==> run a: inputs <==
==> flow/design.v <==
module pe (
    input clk, en,
    input      [7:0] a, b,
    output reg [15:0] out
);
    always @(posedge clk) begin
        if (en) begin
            out <= a*b;
        end else begin  
            out <= 0;
        end
    end
endmodule
module cu_engine (
    input  clk, nrst,
    input  [71:0] filter, 
    input  [23:0] data_in,
    input  [ 8:0] pe_en_ctrl,
    output [15:0] pe_out
);
    reg [23:0] dff [0:1];
    wire [143:0] psum;
    pe pe00 (.clk(clk), .en(pe_en_ctrl[0]), .a(data_in[ 7: 0]), .b(filter[ 7: 0]), .out(psum[15: 0]));
    pe pe10 (.clk(clk), .en(pe_en_ctrl[1]), .a(data_in[15: 8]), .b(filter[15: 8]), .out(psum[31:16]));
    pe pe20 (.clk(clk), .en(pe_en_ctrl[2]), .a(data_in[23:16]), .b(filter[23:16]), .out(psum[47:32]));
    pe pe01 (.clk(clk), .en(pe_en_ctrl[3]), .a(dff[0][ 7: 0]), .b(filter[31:24]), .out(psum[63:48]));
    pe pe11 (.clk(clk), .en(pe_en_ctrl[4]), .a(dff[0][15: 8]), .b(filter[39:32]), .out(psum[79:64]));
    pe pe21 (.clk(clk), .en(pe_en_ctrl[5]), .a(dff[0][23:16]), .b(filter[47:40]), .out(psum[95:80]));
    pe pe02 (.clk(clk), .en(pe_en_ctrl[6]), .a(dff[1][ 7: 0]), .b(filter[55:48]), .out(psum[111: 96]));
    pe pe12 (.clk(clk), .en(pe_en_ctrl[7]), .a(dff[1][15: 8]), .b(filter[63:56]), .out(psum[127:112]));
    pe pe22 (.clk(clk), .en(pe_en_ctrl[8]), .a(dff[1][23:16]), .b(filter[71:64]), .out(psum[143:128]));
    always @(posedge clk) begin
        if (!nrst) begin
            dff[0] <= 0;
            dff[1] <= 0;
        end else begin
            dff[0] <= data_in;
            dff[1] <= dff[0]; 
        end
    end
    assign pe_out = psum[15:0] + psum[31:16] + psum[47:32] + psum[63:48] + psum[79:64] + psum[95:80] + psum[111:96] + psum[127:112] + psum[143:128];
endmodule
==> flow/run.sh <==
#!/bin/bash
# the make line also repeats each setting of config.mk as NAME=value (left out here)
make -C /OpenROAD-flow-scripts/flow DESIGN_CONFIG=/design/flow/config.mk WORK_HOME=/design/flow/orfs CLKGATE_MAP_FILE= finish
==> flow/config.mk <==
export PLATFORM = sky130hd
export DESIGN_NAME = cu_engine
export DESIGN_NICKNAME = cu_engine
export VERILOG_FILES = /design/flow/design.v
export SDC_FILE = /design/flow/constraint.sdc
export NUM_CORES = 4
export LEC_CHECK = 0
export CAP_MARGIN = 20
export CORE_MARGIN = 2
export CORE_UTILIZATION = 70
export CTS_CLUSTER_DIAMETER = 360
export CTS_CLUSTER_SIZE = 36
export SETUP_SLACK_MARGIN = -0.33
export SLEW_MARGIN = 20
export TNS_END_PERCENT = 5
==> flow/constraint.sdc <==
create_clock -name core_clock -period 3.47 [get_ports {clk}]
set_input_delay 0.6940 -clock core_clock [delete_from_list [all_inputs] [get_ports {clk}]]
set_output_delay 0.6940 -clock core_clock [all_outputs]
set_load 0.01 [all_outputs]
==> inputs of run b, as changes to run a <==
CORE_UTILIZATION = 66   (was 70)
CTS_CLUSTER_DIAMETER = not set   (was 360)
CTS_CLUSTER_SIZE = not set   (was 36)
SETUP_SLACK_MARGIN = not set   (was -0.33)
TNS_END_PERCENT = not set   (was 5)
==> flow/constraint.sdc (replaced) <==
create_clock -name core_clock -period 5.08 [get_ports {clk}]
set_input_delay 1.0160 -clock core_clock [delete_from_list [all_inputs] [get_ports {clk}]]
set_output_delay 1.0160 -clock core_clock [all_outputs]
set_load 0.01 [all_outputs]
==> summary of the runs <==
Run a finished with negative setup slack left. Run b ran to the end with violations: negative setup slack.
Clock skew is about the same in run a and run b.
Of run b and run a, run a has the higher core utilization (gap 9.4 points).
Count of clock-buffer cells in the layout is the same in run b and run a.
Against run a, the final cell count of run b is lower by 3.7%.
Synthesized cell count is the same in run b and run a.
In run b the routed wire length is lower than in run a, by about 16%.
In run b the die size is larger than in run a, by about 6%.

---

==> job 2924: inputs <==
Starts from the design.v that is shown in full above.
Settings: LEC_CHECK=0, ABC_AREA=0, CAP_MARGIN=0, CELL_PAD_IN_SITES_DETAIL_PLACEMENT=1, CELL_PAD_IN_SITES_GLOBAL_PLACEMENT=0, CORE_MARGIN=5, CORE_UTILIZATION=24, CTS_CLUSTER_DIAMETER=399, GPL_ROUTABILITY_DRIVEN=0, HOLD_SLACK_MARGIN=0.2, MAX_ROUTING_LAYER=met4, MIN_ROUTING_LAYER=met1, PLACE_DENSITY=0.58, SETUP_SLACK_MARGIN=2.18, SLEW_MARGIN=5; clock period 8.76 ns.
run.sh (not shown) runs the stock make flow with config.mk's settings and CLKGATE_MAP_FILE=.
==> job 7701: changes against job 2924 <==
- ABC_AREA: 0 -> default
- CAP_MARGIN: 0 -> 20
- CELL_PAD_IN_SITES_DETAIL_PLACEMENT: 1 -> default
- CELL_PAD_IN_SITES_GLOBAL_PLACEMENT: 0 -> default
- CORE_MARGIN: 5 -> 2
- CORE_UTILIZATION: 24 -> 40
- CTS_CLUSTER_DIAMETER: 399 -> default
- GPL_ROUTABILITY_DRIVEN: 0 -> default
- HOLD_SLACK_MARGIN: 0.2 -> default
- MAX_ROUTING_LAYER: met4 -> default
- MIN_ROUTING_LAYER: met1 -> default
- PLACE_DENSITY: 0.58 -> default
- SETUP_SLACK_MARGIN: 2.18 -> default
- SLEW_MARGIN: 5 -> 20
==> flow/constraint.sdc (replaced) <==
create_clock -name core_clock -period 6.07 [get_ports {clk}]
set_input_delay 1.2140 -clock core_clock [delete_from_list [all_inputs] [get_ports {clk}]]
set_output_delay 1.2140 -clock core_clock [all_outputs]
set_load 0.01 [all_outputs]
==> results <==
Between job 7701 and job 2924, the lower global-route usage is in job 2924 (gap 5.8 points). Wire length: job 7701 is lower than job 2924 (16%). In job 2924 the first-iteration DRC count is larger than in job 7701, by about 2.8%. Final area: job 2924 is higher than job 7701 (about 2.3%).

---

==> 10-06 <==
Starts from the design.v that is shown in full above.
==> flow/config.mk <==
export PLATFORM = sky130hd
export DESIGN_NAME = cu_engine
export DESIGN_NICKNAME = cu_engine
export VERILOG_FILES = /design/flow/design.v
export SDC_FILE = /design/flow/constraint.sdc
export NUM_CORES = 4
export LEC_CHECK = 0
export CAP_MARGIN = 20
export CORE_ASPECT_RATIO = 0.5
export CORE_MARGIN = 2
export CORE_UTILIZATION = 66
export CTS_CLUSTER_DIAMETER = 148
export CTS_CLUSTER_SIZE = 98
export PLACE_DENSITY = 0.47
export SLEW_MARGIN = 20
==> flow/constraint.sdc <==
create_clock -name core_clock -period 6.2 [get_ports {clk}]
set_input_delay 1.2400 -clock core_clock [delete_from_list [all_inputs] [get_ports {clk}]]
set_output_delay 1.2400 -clock core_clock [all_outputs]
set_load 0.01 [all_outputs]
==> 05-17 (differences from 10-06) <==
ABC_AREA = 1   (was default)
CORE_ASPECT_RATIO = default   (was 0.5)
CORE_UTILIZATION = 71   (was 66)
CTS_CLUSTER_DIAMETER = default   (was 148)
CTS_CLUSTER_SIZE = 100   (was 98)
PLACE_DENSITY = 0.37   (was 0.47)
==> flow/constraint.sdc (replaced) <==
create_clock -name core_clock -period 5.02 [get_ports {clk}]
set_input_delay 1.0040 -clock core_clock [delete_from_list [all_inputs] [get_ports {clk}]]
set_output_delay 1.0040 -clock core_clock [all_outputs]
set_load 0.01 [all_outputs]
==> datasheet_impl.txt <==
Physical implementation characteristics

Parameter                              Value

Run status
  Result of the run .................. timing/DRC/antenna clean

Synthesis
  Per-instance average area after synthesis .................. around 9.4 sq um
  Synthesized-area fraction occupied by adder cells .................. between 40% and 50%
  Area reported by Yosys stat .................. around 27000 sq um
  Yosys cell count .................. 2853

Final timing
  Worst hold margin .................. around 0.63 ns
  Setup clock skew after layout .................. between 0.015 and 0.02 ns

Critical path
  Start point of the critical path .................. pe00.out[5]$_SDFF_PN0_
  CP Max Fanout .................. 4

Floorplan
  Core box area .................. 40200 sq um
  Die Outline Area .................. ~42000 sq um

Global routing
  Met1 track utilization from global routing .................. approximately 44%

Final layout
  Multi-input gates .................. just over 2000
  Layout buffer count excluding clock buffers .................. 141

Power and ir drop
  Sequential logic power .................. about 1.6 mW
[end of results for 10-06]
==> datasheet_impl.txt <==
Physical implementation characteristics

Parameter                              Value

Run status
  Result of the run .................. failed layout checks
  Failing layout criteria .................... setup timing

Final layout
  Multi-input gates .................. approximately 2200
  Layout buffer count excluding clock buffers .................. roughly 390

Critical path
  CP Max Fanout .................. 3
  Start point of the critical path .................. pe22.out[5]$_SDFF_PN0_

Synthesis
  Area reported by Yosys stat .................. between 20000 and 30000 sq um
  Per-instance average area after synthesis .................. approximately 7.4 sq um
  Yosys cell count .................. ~3800

Final timing
  Setup clock skew after layout .................. 0.0148 ns
  Worst hold margin .................. around 0.63 ns
  Setup violation total in the final timing report .................. 11
  Fin worst setup slack .................. -0.338 ns

Floorplan
  Core box area .................. between 30000 and 40000 sq um
  Die Outline Area .................. about 42000 sq um
[end of results for 05-17]

---

==> v5 <==
Starts from the design.v that is shown in full above.
Settings: LEC_CHECK=0, ABC_AREA=0, CAP_MARGIN=20, CORE_ASPECT_RATIO=0.5, CORE_MARGIN=2, CORE_UTILIZATION=72, CTS_CLUSTER_DIAMETER=374, CTS_CLUSTER_SIZE=99, HOLD_SLACK_MARGIN=-0.04, PLACE_DENSITY=0.35, SETUP_SLACK_MARGIN=-0.19, SLEW_MARGIN=20, TNS_END_PERCENT=5; clock period 3.47 ns.
==> v26: changes against v5 <==
Settings changed: ABC_AREA 0 to unset, CORE_ASPECT_RATIO 0.5 to unset, CORE_UTILIZATION 72 to 65, CTS_CLUSTER_DIAMETER 374 to unset, CTS_CLUSTER_SIZE 99 to unset, HOLD_SLACK_MARGIN -0.04 to unset, MAX_ROUTING_LAYER set to met4, PLACE_DENSITY 0.35 to unset, SETUP_SLACK_MARGIN -0.19 to unset, TNS_END_PERCENT 5 to unset.
==> flow/constraint.sdc (replaced) <==
create_clock -name core_clock -period 5.19 [get_ports {clk}]
set_input_delay 1.0380 -clock core_clock [delete_from_list [all_inputs] [get_ports {clk}]]
set_output_delay 1.0380 -clock core_clock [all_outputs]
set_load 0.01 [all_outputs]
==> v24: changes against v5 <==
Settings changed: ABC_AREA 0 to unset, CORE_ASPECT_RATIO 0.5 to unset, CORE_UTILIZATION 72 to 50, CTS_CLUSTER_DIAMETER 374 to 148, CTS_CLUSTER_SIZE 99 to 98, HOLD_SLACK_MARGIN -0.04 to unset, PLACE_DENSITY 0.35 to 0.42, SETUP_SLACK_MARGIN -0.19 to unset, TNS_END_PERCENT 5 to unset.
==> flow/constraint.sdc (replaced) <==
create_clock -name core_clock -period 6.2 [get_ports {clk}]
set_input_delay 1.2400 -clock core_clock [delete_from_list [all_inputs] [get_ports {clk}]]
set_output_delay 1.2400 -clock core_clock [all_outputs]
set_load 0.01 [all_outputs]
==> results <==
Detailed-route wire length: v26 61900 µm; v24 60200 µm; v5 87900 µm
Worst R2R End: v26 pe11.out[14]; v24 pe21.out[14]; v5 pe11.out[15]
Post-DP HPWL: v26 52600 µm; v24 51900 µm; v5 59100 µm
Number of non-filler instances in the completed layout: v26 3784; v24 3703; v5 3924
Standard cell area after detailed placement: v26 30500 µm²; v24 29000 µm²; v5 32000 µm²
Share of cell area taken by multi-input logic gates: v26 66.6%; v24 69.7%; v5 64.8%
Top sig layer: v26 met4; v24 met4; v5 met5
Buffers excl. clock: v26 376; v24 141; v5 566
Final tally of setup violations: v26 9; v24 0; v5 110
Met3 demand-to-capacity share in global routing: v26 5.82%; v24 2.61%; v5 10.5%
Number of cells in the design after placement: v26 3745; v24 3671; v5 3888
Number of antenna violations at the first check in global routing: v26 3; v24 0; v5 7
Combinational cell area excluding buffers and inverters: v26 20900 µm²; v24 20700 µm²; v5 21800 µm²
Post-route cell area: v26 31400 µm²; v24 29700 µm²; v5 33700 µm²
# fillers: v26 2954; v24 4889; v5 1322
Routed length on met3: v26 2850 µm; v24 1440 µm; v5 10400 µm
Leakage power: v26 16.6 nW; v24 15.3 nW; v5 17.7 nW
Register-to-Register Path Depth: v26 15; v24 13; v5 14
Slew at the pin closest to its max-slew limit: v26 587 ps; v24 556 ps; v5 962 ps
Worst relative slew slack: v26 60.6%; v24 62.6%; v5 35.6%
Vias in the first global route: v26 22396; v24 20679; v5 25236
Power consumption: v26 18.9 mW; v24 13.1 mW; v5 31.1 mW
Outcome: v26 failed layout checks; v24 timing/DRC/antenna clean; v5 failed layout checks
Violated checks: v26 setup timing; v24 -; v5 setup timing
Fraction of the core area occupied by cells at floorplan: v26 65.8%; v24 50.8%; v5 73.9%
Capture endpoint of the worst hold path: v26 dff[1][3]; v24 dff[1][7]; v5 dff[1][2]
Pre-CTS WS: v26 -847 ps; v24 -57.8 ps; v5 -1860 ps
Number of DRC violations after detailed-routing iteration 0: v26 798; v24 616; v5 2662
No activity file was given, so power comes from the tool's default toggle rates.
